Setup of job 101:
==> flow/design.v <==
module HandwashSensor(
    input clk,
    input reset,
    input acceptLeftHandDistance,
    input [15:0] leftHandDistance,
    input acceptLeftHandGain,
    input [7:0] leftHandGain,
    input acceptRightHandDistance,
    input [15:0] rightHandDistance,
    input acceptRightHandGain,
    input [7:0] rightHandGain,
    output waterOn
);
reg [15:0] leftHandDistanceHeld;
 always@(posedge clk)  begin
     if(reset)
         leftHandDistanceHeld <= 0;
     else if(acceptLeftHandDistance)
         leftHandDistanceHeld <= leftHandDistance;
     else
         leftHandDistanceHeld <= leftHandDistanceHeld;
 end
reg [7:0] leftHandGainHeld;
 always@(posedge clk)  begin
     if(reset)
         leftHandGainHeld <= 0;
     else if(acceptLeftHandGain)
         leftHandGainHeld <= leftHandGain;
     else
         leftHandGainHeld <= leftHandGainHeld;
 end
reg [15:0] rightHandDistanceHeld;
 always@(posedge clk)  begin
     if(reset)
         rightHandDistanceHeld <= 0;
     else if(acceptRightHandDistance)
         rightHandDistanceHeld <= rightHandDistance;
     else
         rightHandDistanceHeld <= rightHandDistanceHeld;
 end
reg [7:0] rightHandGainHeld;
 always@(posedge clk)  begin
     if(reset)
         rightHandGainHeld <= 0;
     else if(acceptRightHandGain)
         rightHandGainHeld <= rightHandGain;
     else
         rightHandGainHeld <= rightHandGainHeld;
 end
wire [15:0] leftHand;
 wire [23:0] leftHandDistanceHeld_Mult_leftHandGainHeld;
 DSP48_AxB dsp_leftHandDistanceHeld_Mult_leftHandGainHeld(
     .CLK(clk),
     .A({ {9{1'b0}}, leftHandDistanceHeld}),
     .B({ {10{1'b0}}, leftHandGainHeld}),
     .P(leftHandDistanceHeld_Mult_leftHandGainHeld)
 );
 reg [16:0] leftHandDistanceHeld_Mult_leftHandGainHeld_ShiftR_7;
 always@(posedge clk) begin
     if(reset)
         leftHandDistanceHeld_Mult_leftHandGainHeld_ShiftR_7 <= 0;
     else
         leftHandDistanceHeld_Mult_leftHandGainHeld_ShiftR_7 <= leftHandDistanceHeld_Mult_leftHandGainHeld >> 7;
 end
 assign leftHand = leftHandDistanceHeld_Mult_leftHandGainHeld_ShiftR_7;
wire [15:0] rightHand;
 wire [23:0] rightHandDistanceHeld_Mult_rightHandGainHeld;
 DSP48_AxB dsp_rightHandDistanceHeld_Mult_rightHandGainHeld(
     .CLK(clk),
     .A({ {9{1'b0}}, rightHandDistanceHeld}),
     .B({ {10{1'b0}}, rightHandGainHeld}),
     .P(rightHandDistanceHeld_Mult_rightHandGainHeld)
 );
 reg [16:0] rightHandDistanceHeld_Mult_rightHandGainHeld_ShiftR_7;
 always@(posedge clk) begin
     if(reset)
         rightHandDistanceHeld_Mult_rightHandGainHeld_ShiftR_7 <= 0;
     else
         rightHandDistanceHeld_Mult_rightHandGainHeld_ShiftR_7 <= rightHandDistanceHeld_Mult_rightHandGainHeld >> 7;
 end
 assign rightHand = rightHandDistanceHeld_Mult_rightHandGainHeld_ShiftR_7;
parameter threshold = 1500;
assign waterOn = leftHand != 0 && rightHand != 0 && (leftHand < threshold || rightHand < threshold);
endmodule
module DSP48_AxB
   (CLK,
    A,
    B,
    P);
  input CLK;
  input [24:0]A;
  input [17:0]B;
  output [42:0]P;
assign P = A*B;
endmodule
export LEC_CHECK = 0
export CAP_MARGIN = 20
export CORE_ASPECT_RATIO = 0.5
export CORE_MARGIN = 8
export CORE_UTILIZATION = 40
export CTS_CLUSTER_SIZE = 17
export PLACE_DENSITY = 0.88
export SLEW_MARGIN = 20
export TNS_END_PERCENT = 15
create_clock -name core_clock -period 7.0 [get_ports {clk}]
run.sh (not shown) runs the stock make flow with config.mk's settings and CLKGATE_MAP_FILE=.
Edits applied to the flow inputs when going from job 101 to job 102:
diff --git a/flow/config.mk b/flow/config.mk
--- a/flow/config.mk
+++ b/flow/config.mk
@@ -9,5 +9,9 @@
-export CORE_ASPECT_RATIO = 0.5
-export CORE_MARGIN = 8
-export CORE_UTILIZATION = 40
-export CTS_CLUSTER_SIZE = 17
-export PLACE_DENSITY = 0.88
+export CELL_PAD_IN_SITES_DETAIL_PLACEMENT = 1
+export CORE_ASPECT_RATIO = 1.17
+export CORE_MARGIN = 10
+export CORE_UTILIZATION = 35
+export CTS_CLUSTER_SIZE = 78
+export GPL_ROUTABILITY_DRIVEN = 0
+export GPL_TIMING_DRIVEN = 0
+export MAX_ROUTING_LAYER = met4
+export PLACE_DENSITY_LB_ADDON = 0.25
@@ -15 +18,0 @@
-export TNS_END_PERCENT = 15
==> comparison <==
Area of the die (job 102 vs. job 101) increases by more than 10%
The higher post-layout period usage of the worst path came out of job 102.
Relative to job 101, the clock share of power of job 102 is higher by 1.3 points.
Job 102: hold slack is 16 ps higher than what job 101 reported.
Compared to job 101, job 102 reaches a lower achievable clock.
Job 102 vs job 101 on quantity of I/O buffers inserted on ports: job 102 is the lower one.
Post-layout total power: job 102 vs job 101 up 4.4%
Setup changes, job 102 to job 103
diff --git a/flow/config.mk b/flow/config.mk
--- a/flow/config.mk
+++ b/flow/config.mk
@@ -10,8 +10,3 @@
-export CORE_ASPECT_RATIO = 1.17
-export CORE_MARGIN = 10
-export CORE_UTILIZATION = 35
-export CTS_CLUSTER_SIZE = 78
-export GPL_ROUTABILITY_DRIVEN = 0
-export GPL_TIMING_DRIVEN = 0
-export MAX_ROUTING_LAYER = met4
-export PLACE_DENSITY_LB_ADDON = 0.25
+export CORE_ASPECT_RATIO = 1.6
+export CORE_MARGIN = 2
+export CORE_UTILIZATION = 40
## What came out
Where tightest slew margin relative to the limit is concerned, job 102 is better than job 103.
Floorplan core density was lower in job 102 than in job 103.
Job 103 ends up with a number of clock buffer instances in the layout that is 4 higher than in job 102.
Of the two values seen for power group with the largest share, registers was produced by job 103 and the clock network by job 102.
Status | job 103 and job 102 | clean
Between job 103 and job 102, the difference in clock transition at the registers of the reported paths is negligible.
Re via count of the first global-routing pass: job 103 and job 102 aren't equal, and the higher value belongs to job 102.
Job 103 vs job 102 on worst hold slack: job 103 is the lower one.
#### Input delta (job 104 over job 103)
diff --git a/flow/config.mk b/flow/config.mk
--- a/flow/config.mk
+++ b/flow/config.mk
@@ -9,3 +9,2 @@
-export CELL_PAD_IN_SITES_DETAIL_PLACEMENT = 1
-export CORE_ASPECT_RATIO = 1.6
-export CORE_MARGIN = 2
+export CORE_ASPECT_RATIO = 0.5
+export CORE_MARGIN = 8
@@ -13,0 +13 @@
+export TNS_END_PERCENT = 15
### Flow results
[compare] base=job 103 new=job 104: total power after layout now sits lower; logic depth of the worst setup path including buffers now sits at about the same level. In summary, job 104 completed successfully, with a layout that passed the timing, DRC and antenna checks. Diff job 103 -> job 104 | routed length per instance | decrease of 12%. Clock transition at the register clock pins on the worst setup and hold paths after CTS essentially unchanged between job 104 and job 103. Changes observed in job 104 relative to job 103: pin count of the biggest net entering global routing was more or less identical, cell area stayed essentially flat, portion of total power attributed to the clock network moved down. Job 104 has less setup slack than job 103.
diff inputs: job 104 => job 105
diff --git a/flow/config.mk b/flow/config.mk
--- a/flow/config.mk
+++ b/flow/config.mk
@@ -8,3 +8,3 @@
-export CAP_MARGIN = 20
-export CORE_ASPECT_RATIO = 0.5
-export CORE_MARGIN = 8
+export CAP_MARGIN = 40
+export CORE_ASPECT_RATIO = 1.85
+export CORE_MARGIN = 10
@@ -11,0 +12,5 @@
+export GPL_ROUTABILITY_DRIVEN = 0
+export HOLD_SLACK_MARGIN = 0.29
+export MIN_ROUTING_LAYER = met2
+export PLACE_DENSITY = 0.53
+export SETUP_SLACK_MARGIN = 1.5
@@ -13 +17,0 @@
-export TNS_END_PERCENT = 15
## What came out
- Between job 105 and job 104, the sequential share of layout area figures differ only marginally.
- Per the comparison of job 105 with job 104, count of TritonRoute iterations in the first routing pass has increased; per-cell via count in the routed design has increased; sequential cell fraction of total power has increased.
- Job 105: total net switching power about 0.55% above job 104
- When job 105 is measured against job 104, its buffer count excluding the clock tree in the final layout turns out 2 higher.
No activity file was given, so power comes from the tool's default toggle rates.
